==> job 5678: inputs <==
Design MOTOR_TOP, start of the top module:
module MOTOR_TOP#(   
    parameter C_AXI_ID_WIDTH       = 4,         
    parameter C_AXI_ADDR_WIDTH     = 16,        
    parameter C_AXI_DATA_WIDTH     = 64,        
    parameter C_AXI_NBURST_SUPPORT = 1'b0,      
    parameter C_AXI_BURST_TYPE     = 2'b00,     
    parameter WATCH_DOG_WIDTH      = 12,         
    parameter C_ADDR_SUMOFFSET     =   32'h0000_1000,
    parameter C_ADDR_MOTOR2ETH     =   32'h0000_0000,       
    parameter C_ADDR_ETH2MOTOR     =   32'hE000_0000    
)(    
    input                               sys_clk,
    input                               sys_rst,
   	output                            	saxi_wready,  
   	input [C_AXI_ID_WIDTH-1:0]        	saxi_wid,     
   	input [C_AXI_ADDR_WIDTH-1:0]      	saxi_waddr,   
   	input [7:0]                       	saxi_wlen,    
   	input [2:0]                       	saxi_wsize,   
   	input [1:0]                       	saxi_wburst,  
   	input [1:0]                       	saxi_wlock,   
   	input [3:0]                       	saxi_wcache,  
   	input [2:0]                       	saxi_wprot,   
   	input                             	saxi_wvalid,  
   	output                            	saxi_wd_wready,   
   	input [C_AXI_DATA_WIDTH-1:0]      	saxi_wd_wdata,     
   	input [C_AXI_DATA_WIDTH/8-1:0]    	saxi_wd_wstrb,     
   	input                             	saxi_wd_wlast,     
   	input                             	saxi_wd_wvalid,    
  ...
make LEC_CHECK=0 ABC_AREA=1 CAP_MARGIN=0 CORE_ASPECT_RATIO=1.16 CORE_MARGIN=2 CORE_UTILIZATION=72 CTS_CLUSTER_SIZE=16 GPL_ROUTABILITY_DRIVEN=1 HOLD_SLACK_MARGIN=-0.07 MIN_ROUTING_LAYER=met1 PLACE_DENSITY=0.78 SETUP_SLACK_MARGIN=0.65 SLEW_MARGIN=35 finish   # period 4.91 ns
run.sh (not shown) runs the stock make flow with config.mk's settings and CLKGATE_MAP_FILE=.
==> job 3081 (differences from job 5678) <==
Settings changed: ABC_AREA 1 to not set, CAP_MARGIN 0 to 20, CORE_ASPECT_RATIO 1.16 to not set, CTS_CLUSTER_SIZE 16 to 99, GPL_ROUTABILITY_DRIVEN 1 to not set, HOLD_SLACK_MARGIN -0.07 to not set, MIN_ROUTING_LAYER met1 to not set, PLACE_DENSITY 0.78 to not set, SETUP_SLACK_MARGIN 0.65 to not set, SLEW_MARGIN 35 to 20.
==> flow/constraint.sdc (replaced) <==
create_clock -name core_clock -period 13.4 [get_ports {sys_clk}]
set_input_delay 2.6800 -clock core_clock [delete_from_list [all_inputs] [get_ports {sys_clk}]]
set_output_delay 2.6800 -clock core_clock [all_outputs]
set_load 0.01 [all_outputs]
==> job 9878 (differences from job 5678) <==
Settings changed: ABC_AREA 1 to not set, CAP_MARGIN 0 to 20, CORE_ASPECT_RATIO 1.16 to not set, CORE_UTILIZATION 72 to 54, CTS_CLUSTER_SIZE 16 to not set, GPL_ROUTABILITY_DRIVEN 1 to not set, HOLD_SLACK_MARGIN -0.07 to not set, MIN_ROUTING_LAYER met1 to not set, PLACE_DENSITY 0.78 to not set, SETUP_SLACK_MARGIN 0.65 to not set, SLEW_MARGIN 35 to 20.
==> flow/constraint.sdc (replaced) <==
create_clock -name core_clock -period 9.95 [get_ports {sys_clk}]
set_input_delay 1.9900 -clock core_clock [delete_from_list [all_inputs] [get_ports {sys_clk}]]
set_output_delay 1.9900 -clock core_clock [all_outputs]
set_load 0.01 [all_outputs]
==> qor summary <==
quantity                                                                        job 3081                  job 9878                      job 5678
Outcome                                                                   finished clean            finished clean                finished clean
Area of the mapped netlist                                                    0.0183 mm2                0.0183 mm2                    0.0196 mm2
Wire length on met1                                                              18.8 mm                   21.2 mm                       20.5 mm
Log Warnings                                                                         227                       227                           229
Net Sw Frac                                                                        22.5%                     21.9%                         27.1%
Core utilization of the finished layout                                            81.6%                     61.7%                         81.2%
Met3 wire len                                                                    3.90 mm                   2.98 mm                       4.61 mm
Nets@finish                                                                         2602                      2602                          3181
Via Count                                                                          15200                     14700                         18200
Core region area                                                              0.0251 mm2                0.0335 mm2                    0.0270 mm2
Starting density of the core                                                       73.1%                     54.7%                         72.7%
Wire length of the first global-routing pass                                     72.5 mm                   75.4 mm                       84.7 mm
Combinational group power                                                        87.4 uW                    118 uW                        801 uW
WP depth                                                                               2                         2                             3
Inverters excl. clock                                                                 88                        88                           316
WHS Endpoint                                                    inst_DAC_CTRL.m_wb_ready  inst_DAC_CTRL.m_wb_ready  inst_DEJITTER.signal_hold[3]
Total power density per cell area                                             106 mW/mm2                144 mW/mm2                    284 mW/mm2
Sum of net half-perimeters after detailed placement                              33.4 mm                   34.4 mm                       39.5 mm
Number of clock buffers in the layout                                                 47                        56                            47
Portion of the post-synthesis area used by sequential elements                     37.9%                     37.9%                         35.4%

---

==> run C <==
Starting RTL as in the previous note.
Settings: LEC_CHECK=0, ABC_AREA=1, CAP_MARGIN=20, CORE_MARGIN=2, CORE_UTILIZATION=66, CTS_CLUSTER_SIZE=99, SLEW_MARGIN=20; clock period 7.72 ns.
==> run H (differences from run C) <==
- ABC_AREA: 1 -> default
- CELL_PAD_IN_SITES_DETAIL_PLACEMENT: default -> 1
- CORE_ASPECT_RATIO: default -> 1.7
- CORE_UTILIZATION: 66 -> 36
- CTS_CLUSTER_SIZE: 99 -> default
- MIN_ROUTING_LAYER: default -> met2
- PLACE_DENSITY_LB_ADDON: default -> 0.12
- SETUP_SLACK_MARGIN: default -> 1.18
==> flow/constraint.sdc (replaced) <==
create_clock -name core_clock -period 12.5 [get_ports {sys_clk}]
set_input_delay 2.5000 -clock core_clock [delete_from_list [all_inputs] [get_ports {sys_clk}]]
set_output_delay 2.5000 -clock core_clock [all_outputs]
set_load 0.01 [all_outputs]
==> run Y (differences from run C) <==
- ABC_AREA: 1 -> default
- CORE_UTILIZATION: 66 -> 40
- CTS_CLUSTER_SIZE: 99 -> default
- SETUP_SLACK_MARGIN: default -> -0.02
==> flow/constraint.sdc (replaced) <==
create_clock -name core_clock -period 8.67 [get_ports {sys_clk}]
set_input_delay 1.7340 -clock core_clock [delete_from_list [all_inputs] [get_ports {sys_clk}]]
set_output_delay 1.7340 -clock core_clock [all_outputs]
set_load 0.01 [all_outputs]
==> flow_summary.ini <==
; physical design summary
[clocking]
worstSkewPairLatency_ps = 590

[cells_and_area]
final-clk-cell-share_pct = 5.53
nNetsFinal = 2612
final_core_util_pct = 41.6
stdcell_area_um2 = 20900
post_layout_nonfiller_instances = 2920

[status]
status = timing/DRC/antenna clean

[setup_path]
worstRegToRegCells = 6

[timing]
holdWs_ps = 444

[route]
firstDrtPassIters = 5

[die]
taps = 654

[global_route]
met1_usage_pct = 0
That was run H.
==> flow_summary.ini <==
; physical design summary
[status]
status = timing/DRC/antenna clean

[global_route]
met1_usage_pct = 43.8

[cells_and_area]
nNetsFinal = 3159
final_core_util_pct = 74.0
stdcell_area_um2 = 21800
post_layout_nonfiller_instances = 3207
final-clk-cell-share_pct = 5.93

[die]
taps = 390

[timing]
holdWs_ps = 416

[clocking]
clkTransAtPathRegs_ps = 60

[route]
ant_nets = 0
firstDrtPassIters = 6

[setup_path]
worstRegToRegCells = 9
That was run C.
==> flow_summary.ini <==
; physical design summary
[synth]
mux_share_pct = 1.34

[clocking]
worstSkewPairLatency_ps = 600

[cells_and_area]
stdcell_area_um2 = 20900
post_layout_nonfiller_instances = 2861
final_core_util_pct = 46.1
final-clk-cell-share_pct = 6.38
nNetsFinal = 2602

[timing]
holdWs_ps = 446

[route]
firstDrtPassIters = 6

[global_route]
met1_usage_pct = 27.1

[setup_path]
r2r-end = inst_DAC_CTRL.sclk_cnt[3]
worstRegToRegCells = 5

[status]
status = timing/DRC/antenna clean
That was run Y.
Power and IR drop assume default switching activity.
